==> flow/design.v (excerpt) <==
module pixel_generation(
    input clk,                               
    input reset,                             
    input video_on,                          
    input [9:0] x, y,    
    input KEY_UP, KEY_DOWN, KEY_LEFT, KEY_RIGHT,
    output reg [11:0] rgb                    
    );
Size in the first run: ~2300 cells after synthesis, roughly 34 flip-flops, roughly 39 I/O pins, ~0.011 mm^2 of cells after synthesis.
make LEC_CHECK=0 ABC_AREA=1 CAP_MARGIN=15 CORE_MARGIN=7 CORE_UTILIZATION=72 CTS_CLUSTER_DIAMETER=398 CTS_CLUSTER_SIZE=72 MAX_ROUTING_LAYER=met5 MIN_ROUTING_LAYER=met1 PLACE_DENSITY=0.37 SETUP_SLACK_MARGIN=-0.14 SLEW_MARGIN=40 TNS_END_PERCENT=100 finish   # period 4.13 ns
run.sh (not shown) runs the stock make flow with config.mk's settings and CLKGATE_MAP_FILE=.
The starting point aborted during 5_1_grt on GRT-0116.
Change:
ABC_AREA = default   (was 1)
CAP_MARGIN = 20   (was 15)
CORE_MARGIN = 2   (was 7)
CTS_CLUSTER_SIZE = 99   (was 72)
MAX_ROUTING_LAYER = default   (was met5)
MIN_ROUTING_LAYER = default   (was met1)
PLACE_DENSITY = 0.83   (was 0.37)
SETUP_SLACK_MARGIN = default   (was -0.14)
SLEW_MARGIN = 20   (was 40)
TNS_END_PERCENT = 10   (was 100)
clock period = 7.29 ns   (was 4.13 ns; I/O delays follow)
Now the flow finished clean; area after synthesis grows by 1.9%; die area shrinks by 12%; synthesized cell count shrinks by 22%.
Change:
CORE_UTILIZATION = 66   (was 72)
CTS_CLUSTER_DIAMETER = default   (was 398)
CTS_CLUSTER_SIZE = default   (was 99)
MAX_ROUTING_LAYER = met4   (was default)
PLACE_DENSITY = default   (was 0.83)
TNS_END_PERCENT = default   (was 10)
clock period = 9.58 ns   (was 7.29 ns; I/O delays follow)
Core utilization shrinks by 7.5 points.
Final area shrinks by 1.7%.
Area after synthesis stays the same.
Routed wire length shrinks by 2.5%.
Count of clock-buffer cells in the layout shrinks by 2.
Via count shrinks by about 2.8%.

* * *

Starting RTL as in the previous note.
clock: 4.38 ns
lec_check: 0
abc_area: 1
cap_margin: 15
core_margin: 7
core_utilization: 72
cts_cluster_diameter: 398
cts_cluster_size: 72
max_routing_layer: met4
min_routing_layer: met1
setup_slack_margin: -0.14
slew_margin: 0
tns_end_percent: 70
The baseline never finished: it broke off in 5_1_grt.
Rerun with:
==> flow/config.mk (replaced) <==
export PLATFORM = sky130hd
export DESIGN_NAME = pixel_generation
export DESIGN_NICKNAME = pixel_generation
export VERILOG_FILES = /design/flow/design.v
export SDC_FILE = /design/flow/constraint.sdc
export NUM_CORES = 4
export LEC_CHECK = 0
export ABC_AREA = 1
export CAP_MARGIN = 15
export CORE_ASPECT_RATIO = 1.39
export CORE_MARGIN = 2
export CORE_UTILIZATION = 72
export CTS_CLUSTER_SIZE = 10
export SLEW_MARGIN = 20
export TNS_END_PERCENT = 10
==> flow/constraint.sdc (replaced) <==
create_clock -name core_clock -period 4.52 [get_ports {clk}]
set_input_delay 0.9040 -clock core_clock [delete_from_list [all_inputs] [get_ports {clk}]]
set_output_delay 0.9040 -clock core_clock [all_outputs]
set_load 0.01 [all_outputs]
After rerunning: The new run aborted during 5_1_grt with GRT-0116. Area after synthesis does not change. Die area decreases by 14%. Synthesized cell count does not change.
Rerun with:
--- a/flow/config.mk
+++ b/flow/config.mk
@@ -8,3 +8 @@
-export ABC_AREA = 1
-export CAP_MARGIN = 15
-export CORE_ASPECT_RATIO = 1.39
+export CAP_MARGIN = 20
@@ -12,2 +10,2 @@
-export CORE_UTILIZATION = 72
-export CTS_CLUSTER_SIZE = 10
+export CORE_UTILIZATION = 40
+export SETUP_SLACK_MARGIN = 2.45
@@ -15 +12,0 @@
-export TNS_END_PERCENT = 10
==> flow/constraint.sdc (replaced) <==
create_clock -name core_clock -period 8.71 [get_ports {clk}]
set_input_delay 1.7420 -clock core_clock [delete_from_list [all_inputs] [get_ports {clk}]]
set_output_delay 1.7420 -clock core_clock [all_outputs]
set_load 0.01 [all_outputs]
The new run went through all stages and came out clean.
Synthesized area went up by 1.9%.
Die area grows by 80%.
Synthesized cell count goes down by 22%.
Rerun with:
--- a/flow/config.mk
+++ b/flow/config.mk
@@ -10,2 +10 @@
-export CORE_UTILIZATION = 40
-export SETUP_SLACK_MARGIN = 2.45
+export CORE_UTILIZATION = 29
==> flow/constraint.sdc (replaced) <==
create_clock -name core_clock -period 14.6 [get_ports {clk}]
set_input_delay 2.9200 -clock core_clock [delete_from_list [all_inputs] [get_ports {clk}]]
set_output_delay 2.9200 -clock core_clock [all_outputs]
set_load 0.01 [all_outputs]
Global-route usage is lower by 9.5 points. Register-to-register slack is better by 5700 ps. Hold slack barely changes. First-iteration DRC count drops by 8.2%. Count of clock-buffer cells in the layout shrinks by 1. Sequential share of layout area rose by 0.47 points. Final area went down by 6.7%. Wire length shrinks by 1.5%. Via count falls by 1.9%.

* * *

## red
Starting RTL as in the previous note.
Settings: LEC_CHECK=0, CAP_MARGIN=20, CORE_MARGIN=2, CORE_UTILIZATION=72, CTS_CLUSTER_DIAMETER=357, CTS_CLUSTER_SIZE=37, PLACE_DENSITY_LB_ADDON=0.0, SETUP_SLACK_MARGIN=0.49, SLEW_MARGIN=20, TNS_END_PERCENT=5; clock period 5.57 ns.
For red, the flow was terminated by a tool error in global routing and produced no final design.
What blue does differently from red at the input level:
- CTS_CLUSTER_SIZE no longer set, was 37
- TNS_END_PERCENT no longer set, was 5
- CTS_CLUSTER_DIAMETER no longer set, was 357
- PLACE_DENSITY_LB_ADDON no longer set, was 0.0
- SETUP_SLACK_MARGIN no longer set, was 0.49
- CORE_UTILIZATION now 40, was 72
- the clock period (ns, I/O delays scaled along) now 8.71, was 5.57
==> results <==
- blue went all the way through the flow, and no timing, DRC or antenna check failed.
- The xor-xnor portion of the synthesized cell area was comparable across blue and red.
- Reported for blue and red, synthesized cell count turned out identical to the last digit.
- Per the comparison of blue with red, total die area went up 77%; worst setup timing slack at the placement stage saw an increase.
What green does differently from blue at the input level:
- CORE_UTILIZATION changed from 40 to 60
- the clock period (ns, I/O delays scaled along) changed from 8.71 to 5.0
Notes after the runs:
Of blue and green, only green fails to finish with a clean layout. Status green: flow complete, layout not clean - setup timing. Relative area change from synthesis to final layout delta for green relative to blue: 20 points higher. Diff blue -> green: flip-flop and latch count after synthesis shows no meaningful change, setup slack at placement shows a reduction of 1760 ps, worst hold slack shows an increase of 6.1 ps. Non-clock buffer count in green vs blue: up 310%. In the tables for blue and green, summed negative setup slack over all endpoints reads higher with blue. Compared to blue, green shows a narrower setup margin.
Here is what was changed in the inputs of orange compared with green.
- CTS_CLUSTER_DIAMETER newly set to 222
- CORE_UTILIZATION changed from 60 to 72
- CTS_CLUSTER_SIZE newly set to 21
- the clock period (ns, I/O delays scaled along) changed from 5.0 to 4.84
--- outcome ---
- Number of library cell types mapped by synthesis came out exactly the same in green and orange.
- Diff orange..green | count of pins on the block boundary | unchanged
- orange did not finish; the tool stopped in global routing with error GRT-0232.
- On hold-fix buffer count after cts, green and orange are basically level.
- Count of state elements after synthesis: orange vs green identical
- Between green and orange, the final weighted congestion of routability-driven global placement is lower for green.
- Looking at post-cts sizing count, orange sits 19 higher than green does.
- Summary of orange over green: number of standard cells after synthesis comparable, post-detailed-placement cell area went down, total die size decreased by about 16% relative to the old numbers, post-placement worst setup slack moved down, chip height fell about 8%.
The following lists how purple was set up differently from orange:
- TNS_END_PERCENT: unset -> 70
- MIN_ROUTING_LAYER: unset -> met1
- MAX_ROUTING_LAYER: unset -> met4
- CORE_UTILIZATION: 72 -> 63
- CTS_CLUSTER_SIZE: 21 -> unset
- CTS_CLUSTER_DIAMETER: 222 -> 247
- SETUP_SLACK_MARGIN: unset -> -0.04
### Flow results
- In terms of combined area of all synthesized cells, purple and orange differ only marginally.
- None of the runs purple and orange ends with a clean layout.
- Finished, but not clean: purple, with setup timing.
- On die area, purple does worse than orange.
- orange has a lower instance area after placement than purple.
- Re weighted congestion reported at the end of routability-driven placement: purple and orange aren't equal, and the lower value belongs to orange.
